==> v16 <==
// milestone1
module milestone1 (
	input logic CLOCK_50_I,                    
	input logic resetn,
	input  logic            M1_en,
	output  logic            M1_end,
	output logic   [17:0]   SRAM_address,
	input  logic   [15:0]   SRAM_read_data,
	output logic   [15:0]   SRAM_write_data,
	output logic            SRAM_we_n
);
typedef enum logic [6:0] {
  S_DELAY1,
	S_IDLE,
	IN_S_0,
	IN_S_1,
	IN_S_2,
	IN_S_3,
	IN_S_4,
	IN_S_5,
	IN_S_6,
	IN_S_7,
	IN_S_8,
	IN_S_9,
	IN_S_10,
	IN_S_11,
	IN_S_12,
	IN_S_13,
	IN_S_14,
	IN_S_15,
	IN_S_16,
	IN_S_17,
	IN_S_18,
	IN_S_19,
	IN_S_20,
	IN_S_21,
	CC_S0_0,
	CC_S0_1,
	CC_S0_2,
	CC_S0_3,
	CC_S0_4,
	CC_S0_5,
	CC_S1_0,
	CC_S1_1,
	CC_S1_2,
	CC_S1_3,
	CC_S1_4,
	CC_S1_5,
	EN_S_0,
	EN_S_1,
	EN_S_2,
	EN_S_3,
	EN_S_4,
	EN_S_5,
	EN_S_6,
	EN_S_7,
	EN_S_8,
	EN_S_9,
	EN_S_10,
	EN_S_11,
	EN_S_12,
	EN_S_13,
	EN_S_14,
	EN_S_15,
	EN_S_16,
	EN_S_17,
	EN_S_18,
	EN_S_19,
	EN_S_20,
	EN_S_21,
	EN_S_22,
	EN_S_23,
	EN_S_24,
	EN_S_25,
	EN_S_26,
	EN_S_27
} M1_state;
M1_state state;
parameter Yaddress = 18'd0,
Uaddress = 18'd38400,
Vaddress = 18'd57600,
RGBaddress = 18'd146944;
logic [17:0] data_counter;
logic [17:0] Y_counter;
logic [17:0] RGB_counter;
logic [17:0] U_counter; 
logic [9:0] Vert_count;
logic [9:0] Hori_count;
logic [15:0] Y;
logic [7:0] U [5:0];
logic [7:0] V [5:0];
logic [7:0] Ytest;
logic [7:0] Utest;
logic [7:0] Vtest;
logic [15:0] UPrime;
logic [15:0] VPrime;
logic [32:0] U_Even;
logic [32:0] U_Odd;
logic [32:0] V_Even;
logic [32:0] V_Odd;
logic [15:0] STORY;
logic [15:0] STORU;
logic [15:0] STORV;
logic [31:0] ans1;
logic [31:0] ans2;
logic [15:0] R;
logic [15:0] G;
logic [15:0] B;
logic [31:0] R0;
logic [31:0] G0;
logic [31:0] B0;
logic [31:0] R1;
logic [31:0] G1;
logic [31:0] B1;
  ...
Settings: LEC_CHECK=0, ABC_AREA=1, CAP_MARGIN=20, CORE_ASPECT_RATIO=0.79, CORE_MARGIN=4, CORE_UTILIZATION=38, GPL_ROUTABILITY_DRIVEN=0, GPL_TIMING_DRIVEN=0, MAX_ROUTING_LAYER=met4, SLEW_MARGIN=20, TNS_END_PERCENT=30; clock period 13.0 ns.
run.sh (not shown) runs the stock make flow with config.mk's settings and CLKGATE_MAP_FILE=.
==> v28 (differences from v16) <==
==> flow/config.mk (replaced) <==
export PLATFORM = sky130hd
export DESIGN_NAME = milestone1
export DESIGN_NICKNAME = milestone1
export VERILOG_FILES = /design/flow/design.v
export SDC_FILE = /design/flow/constraint.sdc
export NUM_CORES = 4
export LEC_CHECK = 0
export ABC_AREA = 1
export CAP_MARGIN = 15
export CORE_MARGIN = 2
export CORE_UTILIZATION = 70
export CTS_CLUSTER_SIZE = 14
export SLEW_MARGIN = 20
==> flow/constraint.sdc (replaced) <==
create_clock -name core_clock -period 5.43 [get_ports {CLOCK_50_I}]
set_input_delay 1.0860 -clock core_clock [delete_from_list [all_inputs] [get_ports {CLOCK_50_I}]]
set_output_delay 1.0860 -clock core_clock [all_outputs]
set_load 0.01 [all_outputs]
==> v11 (differences from v16) <==
==> flow/config.mk (replaced) <==
export PLATFORM = sky130hd
export DESIGN_NAME = milestone1
export DESIGN_NICKNAME = milestone1
export VERILOG_FILES = /design/flow/design.v
export SDC_FILE = /design/flow/constraint.sdc
export NUM_CORES = 4
export LEC_CHECK = 0
export CAP_MARGIN = 20
export CORE_MARGIN = 2
export CORE_UTILIZATION = 40
export SLEW_MARGIN = 20
==> flow/constraint.sdc (replaced) <==
create_clock -name core_clock -period 10.9 [get_ports {CLOCK_50_I}]
set_input_delay 2.1800 -clock core_clock [delete_from_list [all_inputs] [get_ports {CLOCK_50_I}]]
set_output_delay 2.1800 -clock core_clock [all_outputs]
set_load 0.01 [all_outputs]
==> v35 (differences from v16) <==
==> flow/config.mk (replaced) <==
export PLATFORM = sky130hd
export DESIGN_NAME = milestone1
export DESIGN_NICKNAME = milestone1
export VERILOG_FILES = /design/flow/design.v
export SDC_FILE = /design/flow/constraint.sdc
export NUM_CORES = 4
export LEC_CHECK = 0
export CAP_MARGIN = 20
export CORE_MARGIN = 2
export CORE_UTILIZATION = 40
export SETUP_SLACK_MARGIN = 1.73
export SLEW_MARGIN = 20
==> flow/constraint.sdc (replaced) <==
create_clock -name core_clock -period 12.5 [get_ports {CLOCK_50_I}]
set_input_delay 2.5000 -clock core_clock [delete_from_list [all_inputs] [get_ports {CLOCK_50_I}]]
set_output_delay 2.5000 -clock core_clock [all_outputs]
set_load 0.01 [all_outputs]
==> qor summary <==
item	v11	v16	v28	v35
Status	finished clean	finished clean	stopped before the end	finished clean
Failing step	-	-	global routing	-
Number of CTS-inserted buffers	75	77	75	75
Detail Route Antenna Nets	0	0	-	0
Fraction of standard cell area that is sequential	0.220	0.210	-	0.220
Post-Syn Area	62,700 um^2	66,900 um^2	66,900 um^2	62,700 um^2
Yosys cell count	7,323	9,347	9,347	7,323
Count of cells along the worst hold path	1	1	-	2
Floorplan-stage core utilization	0.402	0.383	0.705	0.402
Number of cells on the critical path	42	42	-	40
Non-clock buffer contribution to total cell area	0.0442	0.0239	-	0.0341
Clock buffer cells	101	104	-	104
Worst hold-check slack	0.463 ns	0.472 ns	-	0.461 ns
Amount of wire on met2 after detailed routing	91,000 um	96,300 um	-	89,400 um
Final number of max-transition violations	0	0	-	0


==> 05-26 <==
Starting RTL as in the previous note.
Settings: LEC_CHECK=0, CAP_MARGIN=20, CORE_MARGIN=2, CORE_UTILIZATION=70, CTS_CLUSTER_DIAMETER=235, CTS_CLUSTER_SIZE=79, HOLD_SLACK_MARGIN=-0.09, MAX_ROUTING_LAYER=met4, PLACE_DENSITY_LB_ADDON=0.02, SETUP_SLACK_MARGIN=2.47, SLEW_MARGIN=20, TNS_END_PERCENT=5; clock period 9.26 ns.
==> 09-25: changes against 05-26 <==
==> flow/config.mk (replaced) <==
export PLATFORM = sky130hd
export DESIGN_NAME = milestone1
export DESIGN_NICKNAME = milestone1
export VERILOG_FILES = /design/flow/design.v
export SDC_FILE = /design/flow/constraint.sdc
export NUM_CORES = 4
export LEC_CHECK = 0
export CAP_MARGIN = 20
export CORE_MARGIN = 2
export CORE_UTILIZATION = 65
export SLEW_MARGIN = 20
==> flow/constraint.sdc (replaced) <==
create_clock -name core_clock -period 10.2 [get_ports {CLOCK_50_I}]
set_input_delay 2.0400 -clock core_clock [delete_from_list [all_inputs] [get_ports {CLOCK_50_I}]]
set_output_delay 2.0400 -clock core_clock [all_outputs]
set_load 0.01 [all_outputs]
==> results <==
item	09-25	05-26
Outcome	finished clean	did not finish
Stage where the flow stopped	-	global routing
Die Y-Extent	315 um	303 um
Number of instances in the synthesized netlist	7323	7323
Number of buffers created by CTS	74	12
Pre-CTS setup slack	-0.261 ns	-0.868 ns
Deepest clock path buffer count	3	3
Post-cts resize count	23	387
Xor/xnor cell area share of the yosys netlist	0.0614	0.0614
Core Rows	113	109
Instance count after placement with tap cells included	8823	9412
Starting utilization of the core area	0.658	0.707
Syn avg cell area	8.56 um2	8.56 um2
Placement-stage cell area	0.0679 mm2	0.0733 mm2
Area of the core	0.0953 mm2	0.0886 mm2
Synthesis warning total	3	3
Post-synthesis share of cell area spent on full adders, half adders and majority gates	0.249	0.249
Detailed Place HPWL	150 mm	164 mm
Die footprint	0.0990 mm2	0.0920 mm2
# H-tree levels	3	1
Final weighted congestion in routability-driven placement	1.02	1.06
Yosys top cell area share	0.237	0.237
Overall die width	315 um	303 um
Postcts setup bufs	0	47


==> run C: inputs <==
Starting RTL as in the previous note.
## milestone1
module milestone1 (
	input logic CLOCK_50_I,                    
	input logic resetn,
	input  logic            M1_en,
	output  logic            M1_end,
	output logic   [17:0]   SRAM_address,
	input  logic   [15:0]   SRAM_read_data,
	output logic   [15:0]   SRAM_write_data,
	output logic            SRAM_we_n
);
typedef enum logic [6:0] {
  S_DELAY1,
	S_IDLE,
	IN_S_0,
	IN_S_1,
	IN_S_2,
	IN_S_3,
	IN_S_4,
	IN_S_5,
	IN_S_6,
	IN_S_7,
	IN_S_8,
	IN_S_9,
	IN_S_10,
	IN_S_11,
	IN_S_12,
	IN_S_13,
	IN_S_14,
	IN_S_15,
	IN_S_16,
	IN_S_17,
	IN_S_18,
	IN_S_19,
	IN_S_20,
	IN_S_21,
	CC_S0_0,
	CC_S0_1,
	CC_S0_2,
	CC_S0_3,
	CC_S0_4,
	CC_S0_5,
	CC_S1_0,
	CC_S1_1,
	CC_S1_2,
	CC_S1_3,
	CC_S1_4,
	CC_S1_5,
	EN_S_0,
	EN_S_1,
	EN_S_2,
	EN_S_3,
	EN_S_4,
	EN_S_5,
	EN_S_6,
	EN_S_7,
	EN_S_8,
	EN_S_9,
	EN_S_10,
	EN_S_11,
	EN_S_12,
	EN_S_13,
	EN_S_14,
	EN_S_15,
	EN_S_16,
	EN_S_17,
	EN_S_18,
	EN_S_19,
	EN_S_20,
	EN_S_21,
	EN_S_22,
	EN_S_23,
	EN_S_24,
	EN_S_25,
	EN_S_26,
	EN_S_27
} M1_state;
M1_state state;
parameter Yaddress = 18'd0,
Uaddress = 18'd38400,
Vaddress = 18'd57600,
RGBaddress = 18'd146944;
logic [17:0] data_counter;
logic [17:0] Y_counter;
logic [17:0] RGB_counter;
logic [17:0] U_counter; 
logic [9:0] Vert_count;
logic [9:0] Hori_count;
logic [15:0] Y;
logic [7:0] U [5:0];
logic [7:0] V [5:0];
logic [7:0] Ytest;
logic [7:0] Utest;
logic [7:0] Vtest;
logic [15:0] UPrime;
logic [15:0] VPrime;
logic [32:0] U_Even;
logic [32:0] U_Odd;
logic [32:0] V_Even;
logic [32:0] V_Odd;
logic [15:0] STORY;
logic [15:0] STORU;
logic [15:0] STORV;
logic [31:0] ans1;
logic [31:0] ans2;
logic [15:0] R;
logic [15:0] G;
logic [15:0] B;
logic [31:0] R0;
logic [31:0] G0;
logic [31:0] B0;
logic [31:0] R1;
logic [31:0] G1;
logic [31:0] B1;
logic [31:0] Mult_op_1, Mult_op_2, Mult_op_3, Mult_op_4, Mult_op_5, Mult_op_6, Mult_op_7, Mult_op_8;
logic [31:0] Mult_result1, Mult_result2, Mult_result3, Mult_result4;
logic [63:0] Mult_result_long1, Mult_result_long2, Mult_result_long3, Mult_result_long4;
assign Mult_result_long1 = Mult_op_1 * Mult_op_2;
assign Mult_result1 = Mult_result_long1[31:0];
assign Mult_result_long2 = Mult_op_3 * Mult_op_4;
assign Mult_result2 = Mult_result_long2[31:0];
assign Mult_result_long3 = Mult_op_5 * Mult_op_6;
assign Mult_result3 = Mult_result_long3[31:0];
assign Mult_result_long4 = Mult_op_7 * Mult_op_8;
assign Mult_result4 = Mult_result_long4[31:0];
always_comb begin
  ...
Settings: LEC_CHECK=0, CAP_MARGIN=15, CORE_MARGIN=2, CORE_UTILIZATION=72, CTS_CLUSTER_SIZE=84, MAX_ROUTING_LAYER=met4, PLACE_DENSITY=0.65, SLEW_MARGIN=30; clock period 9.9 ns.
==> run B: changes against run C <==
==> flow/config.mk (replaced) <==
export PLATFORM = sky130hd
export DESIGN_NAME = milestone1
export DESIGN_NICKNAME = milestone1
export VERILOG_FILES = /design/flow/design.v
export SDC_FILE = /design/flow/constraint.sdc
export NUM_CORES = 4
export LEC_CHECK = 0
export CAP_MARGIN = 20
export CORE_MARGIN = 2
export CORE_UTILIZATION = 65
export SLEW_MARGIN = 20
==> flow/constraint.sdc (replaced) <==
create_clock -name core_clock -period 10.1 [get_ports {CLOCK_50_I}]
set_input_delay 2.0200 -clock core_clock [delete_from_list [all_inputs] [get_ports {CLOCK_50_I}]]
set_output_delay 2.0200 -clock core_clock [all_outputs]
set_load 0.01 [all_outputs]
==> run M: changes against run C <==
==> flow/config.mk (replaced) <==
export PLATFORM = sky130hd
export DESIGN_NAME = milestone1
export DESIGN_NICKNAME = milestone1
export VERILOG_FILES = /design/flow/design.v
export SDC_FILE = /design/flow/constraint.sdc
export NUM_CORES = 4
export LEC_CHECK = 0
export CAP_MARGIN = 20
export CORE_MARGIN = 2
export CORE_UTILIZATION = 29
export SLEW_MARGIN = 20
==> flow/constraint.sdc (replaced) <==
create_clock -name core_clock -period 12.5 [get_ports {CLOCK_50_I}]
set_input_delay 2.5000 -clock core_clock [delete_from_list [all_inputs] [get_ports {CLOCK_50_I}]]
set_output_delay 2.5000 -clock core_clock [all_outputs]
set_load 0.01 [all_outputs]
==> changes_impl.md <==
### Physical design

* Die Span Y at 299.1 um
* Horizontal die dimension at 299.1 um
* Post-place setup slack at -0.5580 ns
* Num CTS Buffers at 73
* Instance count after placement with tap cells included at 9015
* Outcome: did not finish
* Initial cell density of the core at 72.51%
* Failing step: 5_1_grt
* Gp weighted congestion at 1.084
* Placed wire-length estimate after detailed placement at 159400 um
* Cell area after placement at 70180 um2
(the above is from run C)
==> changes_impl.md <==
### Metrics

* Total of plain and repair buffers excluding clock buffers at 747
* Slowest stage delay, CP at 0.58 ns
* Outcome: finished clean
* Die Span Y at 314.6 um
* Clock latency of the later-clocked register in the worst-skew pair at 0.68 ns
* Instance count after placement with tap cells included at 8930
* Horizontal die dimension at 314.6 um
* Post-place setup slack at -0.4351 ns
* Cell area after placement at 68810 um2
* Gp weighted congestion at 1.004
* Register area share after synthesis at 24.55%
* Overall routed net length at 204500 um
* Num CTS Buffers at 74
(the above is from run B)
==> changes_impl.md <==
### Metrics

* Instance count after placement with tap cells included at 10010
* Horizontal die dimension at 469.0 um
* Final count of negative-setup-slack endpoints at 0
* Initial cell density of the core at 29.19%
* Die Span Y at 469.0 um
* Placed wire-length estimate after detailed placement at 147400 um
* Num CTS Buffers at 77
* Post-place setup slack at 0.7319 ns
* Gp weighted congestion at 0.9403
* Outcome: finished clean
* Cell area after placement at 66850 um2
(the above is from run M)
